// sdram_logger
module sdram_logger (
    input         clk,           
    input         rst_n,         
    input  [23:0] timestamp,     
    input  [79:0] geig_data,     
    input  [79:0] mag_data,      
    input         next_byte,     
    input  [15:0] sdram_dq_in,   
    output [15:0] sdram_dq_out,  
    output        sdram_dq_oe,   
    output [12:0] sdram_a,
    output [1:0]  sdram_ba,
    output        sdram_clk_en,
    output        sdram_cke,
    output        sdram_cs,
    output        sdram_ras,
    output        sdram_cas,
    output        sdram_we,
    output        sdram_dqml,
    output        sdram_dqmu,
    output [7:0]  byte_out       
);
==> flow/config.mk <==
export PLATFORM = sky130hd
export DESIGN_NAME = sdram_logger
export DESIGN_NICKNAME = sdram_logger
export VERILOG_FILES = /design/flow/design.v
export SDC_FILE = /design/flow/constraint.sdc
export NUM_CORES = 4
export LEC_CHECK = 0
export CAP_MARGIN = 15
export CORE_MARGIN = 2
export CORE_UTILIZATION = 72
export CTS_CLUSTER_DIAMETER = 27
export CTS_CLUSTER_SIZE = 35
export HOLD_SLACK_MARGIN = -0.09
export SETUP_SLACK_MARGIN = 0.38
export SLEW_MARGIN = 20
export TNS_END_PERCENT = 100
==> flow/constraint.sdc <==
create_clock -name core_clock -period 7.29 [get_ports {clk}]
set_input_delay 1.4580 -clock core_clock [delete_from_list [all_inputs] [get_ports {clk}]]
set_output_delay 1.4580 -clock core_clock [all_outputs]
set_load 0.01 [all_outputs]
run.sh (not shown) runs the stock make flow with config.mk's settings and CLKGATE_MAP_FILE=.
The baseline reached the layout checks and failed them: setup timing.
Change:
- CAP_MARGIN: 15 -> 20
- CORE_UTILIZATION: 72 -> 67
- CTS_CLUSTER_DIAMETER: 27 -> 400
- CTS_CLUSTER_SIZE: 35 -> not set
- HOLD_SLACK_MARGIN: -0.09 -> not set
- PLACE_DENSITY: not set -> 0.39
- SETUP_SLACK_MARGIN: 0.38 -> not set
- TNS_END_PERCENT: 100 -> not set
What happened: The new run finished but fails on setup timing. Power went down by a quarter to a third. Global-route usage falls by 13 points. Area after synthesis is unchanged. Final area is lower by a little under a tenth. Wire length went down by a quarter to a third. Via count is lower by about a fifth. Worst hold slack degrades by 7.0 ps. Cell count is lower by a few percent. Clock-buffer cell count drops by 78.
Change:
- CORE_UTILIZATION: 67 -> 40
- CTS_CLUSTER_DIAMETER: 400 -> not set
- PLACE_DENSITY: 0.39 -> not set
- clock period: 7.29 -> 21.4 ns (I/O delays scaled with it)
The new run completed with no timing, DRC or antenna violations.
Flip-flop count stays the same.
Register-to-register slack improves by 6600 ps.
Hold slack hardly moves.
Final area falls by 0.31%.
Global-route usage falls by 16 points.
Via count falls by 8.1%.
Change:
- clock period: 21.4 -> 11.7 ns (I/O delays scaled with it)
The new run produced a clean layout.
Final area came out higher slightly.
Area after synthesis stays the same.
Synthesized cell count stays the same.
Via count came out higher slightly.
Change:
- CAP_MARGIN: 20 -> 15
- CORE_UTILIZATION: 40 -> 70
- CTS_CLUSTER_SIZE: not set -> 33
- clock period: 11.7 -> 7.25 ns (I/O delays scaled with it)
=>
- The changed run completed and failed the layout checks on setup timing
- count of clock-buffer cells in the layout came out lower by 25
- power climbs by 61%
- final area stays flat
- wire length went up by 3.5%
- clock skew is lower by 3.8 ps
- setup slack loses 870 ps
- worst hold slack is about the same
- cell count fell by 9.4%
- via count came out higher by 9.4%
- utilization is higher by 36 points


== harbor ==
Starting RTL as in the previous note.
Design sdram_logger, start of the top module:
module sdram_logger (
    input         clk,           
    input         rst_n,         
    input  [23:0] timestamp,     
    input  [79:0] geig_data,     
    input  [79:0] mag_data,      
    input         next_byte,     
    input  [15:0] sdram_dq_in,   
    output [15:0] sdram_dq_out,  
    output        sdram_dq_oe,   
    output [12:0] sdram_a,
    output [1:0]  sdram_ba,
    output        sdram_clk_en,
    output        sdram_cke,
    output        sdram_cs,
    output        sdram_ras,
    output        sdram_cas,
    output        sdram_we,
    output        sdram_dqml,
    output        sdram_dqmu,
    output [7:0]  byte_out       
);
make LEC_CHECK=0 ABC_AREA=1 CAP_MARGIN=5 CORE_MARGIN=2 CORE_UTILIZATION=40 CTS_CLUSTER_DIAMETER=289 CTS_CLUSTER_SIZE=13 MAX_ROUTING_LAYER=met4 SLEW_MARGIN=20 TNS_END_PERCENT=40 finish   # period 14.0 ns
The following lists how onyx was set up differently from harbor:
Settings: swapping 1 for 0 in ABC_AREA; putting CORE_ASPECT_RATIO at 0.96 where nothing was set; swapping 289 for 202 in CTS_CLUSTER_DIAMETER.
[summary]
Between onyx and harbor, it is onyx whose synthesized netlist net count is lower, by 641. onyx reports a lower worst setup slack after layout than harbor does. As far as tally of nets with antenna violations remaining after routing goes, onyx and harbor are indistinguishable; the numbers are identical. Against harbor, onyx reports a detailed route wirelength on metal2 that is lower. Comparing harbor and onyx, complex-gate fraction of the synthesized area is lower on harbor. Sequential share of layout area: lower on onyx.
Input-level comparison between xenon and onyx:
Settings: a deleted ABC_AREA that had been 0; a deleted CORE_ASPECT_RATIO that had been 0.96; a deleted TNS_END_PERCENT that had been 40; a deleted MAX_ROUTING_LAYER that had been met4; a change of CORE_UTILIZATION from 40 to 58; a deleted CTS_CLUSTER_DIAMETER that had been 202; a deleted CTS_CLUSTER_SIZE that had been 13; a change of CAP_MARGIN from 5 to 20; a change of the clock period (ns, I/O delays scaled along) from 14.0 to 7.25.
Notes after the runs:
xenon finished every stage; the final checks, however, were not passed, the failures being setup timing. Per the comparison of xenon with onyx, hold slack went down, number of global-route vias before repair went up, share of total power in the clock network went up, final area went up. Compared with onyx, xenon shows combinational-cell power consumption higher by about 100%. Compared with onyx, row count in xenon decreased by more than 10%. xenon reports its worst setup path startpoint as timestamp[20] while onyx reports timestamp[10].


== run B ==
Starting RTL as in the previous note.
==> flow/config.mk <==
export PLATFORM = sky130hd
export DESIGN_NAME = sdram_logger
export DESIGN_NICKNAME = sdram_logger
export VERILOG_FILES = /design/flow/design.v
export SDC_FILE = /design/flow/constraint.sdc
export NUM_CORES = 4
export LEC_CHECK = 0
export CAP_MARGIN = 15
export CELL_PAD_IN_SITES_DETAIL_PLACEMENT = 0
export CELL_PAD_IN_SITES_GLOBAL_PLACEMENT = 1
export CORE_ASPECT_RATIO = 1.51
export CORE_MARGIN = 9
export CORE_UTILIZATION = 40
export GPL_ROUTABILITY_DRIVEN = 0
export GPL_TIMING_DRIVEN = 0
export PLACE_DENSITY_LB_ADDON = 0.28
export SLEW_MARGIN = 20
export TNS_END_PERCENT = 50
==> flow/constraint.sdc <==
create_clock -name core_clock -period 12.9 [get_ports {clk}]
set_input_delay 2.5800 -clock core_clock [delete_from_list [all_inputs] [get_ports {clk}]]
set_output_delay 2.5800 -clock core_clock [all_outputs]
set_load 0.01 [all_outputs]
Run B ended with every stage complete and zero timing, DRC or antenna violations.
> inputs changed (run B -> run X)
# run B
export LEC_CHECK = 0
export CAP_MARGIN = 15
export CELL_PAD_IN_SITES_DETAIL_PLACEMENT = 0
export CELL_PAD_IN_SITES_GLOBAL_PLACEMENT = 1
export CORE_ASPECT_RATIO = 1.51
export CORE_MARGIN = 9
export CORE_UTILIZATION = 40
export GPL_ROUTABILITY_DRIVEN = 0
export GPL_TIMING_DRIVEN = 0
export PLACE_DENSITY_LB_ADDON = 0.28
export SLEW_MARGIN = 20
export TNS_END_PERCENT = 50
create_clock -name core_clock -period 12.9 [get_ports {clk}]
# run X
export LEC_CHECK = 0
export CAP_MARGIN = 0
export CORE_MARGIN = 2
export CORE_UTILIZATION = 71
export CTS_CLUSTER_SIZE = 34
export SLEW_MARGIN = 20
create_clock -name core_clock -period 7.25 [get_ports {clk}]
--- outcome ---
No crash in run X: every stage finished, but the layout fails its final checks due to setup timing. Lower via count among run X and run B: run B. Run B vs run X, top layer reached by signal wires: met4 vs met5. Going from run B to run X, the share of total power in sequential cells was found to have gone up by 1.0 points. Between run X and run B, it is run X whose logic depth of the worst path, buffers included is lower, by 1. NOTE filler cell count run B->run X decreased by more than half. Summary of the comparison: non-clock buffer count in the final layout is lower in run X, relative to run B.


sdram_logger again, from the RTL that the note above started with.
clock: 11.1 ns
lec_check: 0
cap_margin: 20
cell_pad_in_sites_global_placement: 2
core_margin: 2
core_utilization: 24
gpl_routability_driven: 1
max_routing_layer: met4
min_routing_layer: met1
place_density_lb_addon: 0.15
setup_slack_margin: 2.74
slew_margin: 15
tns_end_percent: 15
Rerun with:
Settings changed: CELL_PAD_IN_SITES_GLOBAL_PLACEMENT 2 to not set, CORE_UTILIZATION 24 to 40, GPL_ROUTABILITY_DRIVEN 1 to not set, MAX_ROUTING_LAYER met4 to not set, MIN_ROUTING_LAYER met1 to not set, PLACE_DENSITY_LB_ADDON 0.15 to not set, SETUP_SLACK_MARGIN 2.74 to not set, SLEW_MARGIN 15 to 20, TNS_END_PERCENT 15 to not set.
Clock period 11.1 ns to 14.0 ns, I/O delays scaled along.
Effect: The changed run produced a clean layout. Clock power falls by 31%. Non-clock buffer count goes down by 64. Area after synthesis does not change. Power decreases by 26%. Hold slack got worse by 47 ps. Routed wire length went down by 19%.
Rerun with:
Clock period 14.0 ns to 13.1 ns, I/O delays scaled along.
Effect: The changed run completed without violations. Total power climbs by 7.0%. Synthesized area stays the same. Worst setup slack got worse by 260 ps. Combinational power went up by about 7%. Core utilization hardly moves. Routed wire length is unchanged.
Rerun with:
Settings changed: CORE_UTILIZATION 40 to 55.
After rerunning: The changed run passed the timing, design-rule and antenna checks; non-clock buffer count is lower by 2; via count is higher by a few percent; wire length is lower slightly; critical path depth is lower by 1; worst setup slack gains 65 ps; clock skew is lower by 11 ps; first-iteration DRC count is higher by a quarter to a third; area after synthesis does not change.
Rerun with:
Settings changed: CORE_UTILIZATION 55 to 40, SETUP_SLACK_MARGIN set to 3.61.
- The changed run passed the timing, design-rule and antenna checks
- worst hold slack is better by 17 ps
- die size climbs by 37%
- final area climbs by about 4%
- via count drops by 1.0%
- clock-buffer cell count climbs by 10
- cell count climbs by about 9%


Setup of job 5025:
Starting RTL as in the previous note.
clock: 7.25 ns
lec_check: 0
cap_margin: 0
core_margin: 2
core_utilization: 71
cts_cluster_diameter: 29
cts_cluster_size: 34
setup_slack_margin: 2.11
slew_margin: 20
tns_end_percent: 5
Status(job 5025) = ERROR, stage = global routing
Setup changes, job 5025 to job 6422
# job 5025
export LEC_CHECK = 0
export CAP_MARGIN = 0
export CORE_MARGIN = 2
export CORE_UTILIZATION = 71
export CTS_CLUSTER_DIAMETER = 29
export CTS_CLUSTER_SIZE = 34
export SETUP_SLACK_MARGIN = 2.11
export SLEW_MARGIN = 20
export TNS_END_PERCENT = 5
create_clock -name core_clock -period 7.25 [get_ports {clk}]
# job 6422
export LEC_CHECK = 0
export CAP_MARGIN = 15
export CORE_MARGIN = 2
export CORE_UTILIZATION = 71
export CTS_CLUSTER_DIAMETER = 29
export CTS_CLUSTER_SIZE = 33
export HOLD_SLACK_MARGIN = -0.08
export SETUP_SLACK_MARGIN = 0.95
export SLEW_MARGIN = 20
create_clock -name core_clock -period 7.25 [get_ports {clk}]
Notes after the runs:
Job 6422: all stages done; final checks FAILED (setup timing). Cmp job 6422 vs job 5025: count of buffers added by post-CTS timing repair for setup higher in job 6422. Post-DP HPWL | job 6422 above job 5025. The run showing the greater routability-driven placement congestion ratio is job 5025. There was hardly any difference in number of cells after detailed placement between job 5025 and job 6422. Between job 6422 and job 5025, number of gates resized after cts is higher for job 5025, job 6422 comes in under that.
The inputs of job 9723 differ from those of job 6422 as listed below.
# job 6422
export LEC_CHECK = 0
export CAP_MARGIN = 15
export CORE_MARGIN = 2
export CORE_UTILIZATION = 71
export CTS_CLUSTER_DIAMETER = 29
export CTS_CLUSTER_SIZE = 33
export HOLD_SLACK_MARGIN = -0.08
export SETUP_SLACK_MARGIN = 0.95
export SLEW_MARGIN = 20
create_clock -name core_clock -period 7.25 [get_ports {clk}]
# job 9723
export LEC_CHECK = 0
export CAP_MARGIN = 20
export CORE_MARGIN = 2
export CORE_UTILIZATION = 40
export SLEW_MARGIN = 20
create_clock -name core_clock -period 14.3 [get_ports {clk}]
### Flow results
No stage failed in job 9723, and the final checks on the layout all came back clean.
Compared with job 6422, in job 9723 vertical extent of the die increased about 33%; logic gate share of total power +0.8 points; share of power burned in registers shows an increase of 9.9 points; total power per unit cell area moved down; total via count after detailed routing shrank by about 23%.
On multi-input combinational cell count, job 6422 and job 9723 are neck and neck.
From job 6422 to job 9723 the numbers moved as follows: final instance area fell 8.8%; sequential share of layout area shows an increase of 4.0 points; stage delay of the slowest cell on the critical path rose 0.07 ns.
diff inputs: job 9723 => job 6645
# job 9723
export LEC_CHECK = 0
export CAP_MARGIN = 20
export CORE_MARGIN = 2
export CORE_UTILIZATION = 40
export SLEW_MARGIN = 20
create_clock -name core_clock -period 14.3 [get_ports {clk}]
# job 6645
export LEC_CHECK = 0
export CAP_MARGIN = 20
export CORE_MARGIN = 2
export CORE_UTILIZATION = 71
export CTS_CLUSTER_SIZE = 36
export SLEW_MARGIN = 20
create_clock -name core_clock -period 10.6 [get_ports {clk}]
--- outcome ---
Job 6645: flow completed, timing, DRC and antenna clean
The utilization in job 6645 was higher than what job 9723 gave.
Job 6645 vs job 9723: total detailed-routing wirelength up by a few percent
What job 9723 reported for routed metal-1 wire length has to be multiplied by 0.833 to get the figure for job 6645.
Job 6645 -> job 9723: combinational gate area flat
Slack of the critical path (higher): job 9723
[job 6645] critical path depth rose 1 relative to job 9723
Comparing job 6645 and job 9723, the lower met1 track demand over resource in global routing is on job 9723.


Starting RTL as in the previous note.
==> flow/design.v (excerpt) <==
module sdram_logger (
    input         clk,           
    input         rst_n,         
    input  [23:0] timestamp,     
    input  [79:0] geig_data,     
    input  [79:0] mag_data,      
    input         next_byte,     
    input  [15:0] sdram_dq_in,   
    output [15:0] sdram_dq_out,  
    output        sdram_dq_oe,   
    output [12:0] sdram_a,
    output [1:0]  sdram_ba,
    output        sdram_clk_en,
    output        sdram_cke,
    output        sdram_cs,
    output        sdram_ras,
    output        sdram_cas,
    output        sdram_we,
    output        sdram_dqml,
    output        sdram_dqmu,
    output [7:0]  byte_out       
);
Settings: LEC_CHECK=0, CAP_MARGIN=15, CORE_MARGIN=2, CORE_UTILIZATION=72, CTS_CLUSTER_DIAMETER=26, CTS_CLUSTER_SIZE=33, SETUP_SLACK_MARGIN=1.73, SLEW_MARGIN=20; clock period 7.25 ns.
The baseline did not get past global routing, error DPL-0038.
Edit:
Settings changed: ABC_AREA from default to 0, CELL_PAD_IN_SITES_DETAIL_PLACEMENT from default to 0, CELL_PAD_IN_SITES_GLOBAL_PLACEMENT from default to 0, CORE_ASPECT_RATIO from default to 0.92, CTS_CLUSTER_DIAMETER 26 to default, CTS_CLUSTER_SIZE 33 to 14, GPL_ROUTABILITY_DRIVEN from default to 1, HOLD_SLACK_MARGIN from default to -0.09, MAX_ROUTING_LAYER from default to met5, PLACE_DENSITY from default to 0.95, SETUP_SLACK_MARGIN 1.73 to -0.01.
=> The new run produced a layout that fails on negative setup slack. Synthesized cell count stays the same. Die area is about the same. Synthesized area does not change.
Edit:
Settings changed: ABC_AREA 0 to default, CELL_PAD_IN_SITES_DETAIL_PLACEMENT 0 to default, CELL_PAD_IN_SITES_GLOBAL_PLACEMENT 0 to default, CORE_ASPECT_RATIO 0.92 to default, CORE_UTILIZATION 72 to 70, CTS_CLUSTER_DIAMETER from default to 29, CTS_CLUSTER_SIZE 14 to 33, GPL_ROUTABILITY_DRIVEN 1 to default, HOLD_SLACK_MARGIN -0.09 to default, MAX_ROUTING_LAYER met5 to default, PLACE_DENSITY 0.95 to default, SETUP_SLACK_MARGIN -0.01 to 2.16.
Effect: The changed run never finished: it broke off in global routing with GRT-0232; die size is higher by 2.8%; synthesized area does not change; synthesized cell count stays the same.
Edit:
Settings changed: CORE_UTILIZATION 70 to 72, CTS_CLUSTER_DIAMETER 29 to default, SETUP_SLACK_MARGIN 2.16 to 0.95.
=> This time the run produced a layout that fails on negative setup slack. Synthesized area is unchanged. Synthesized cell count is unchanged. Die area falls by a few percent.
Power figures rest on the tool's default switching activity, not on a simulated workload.
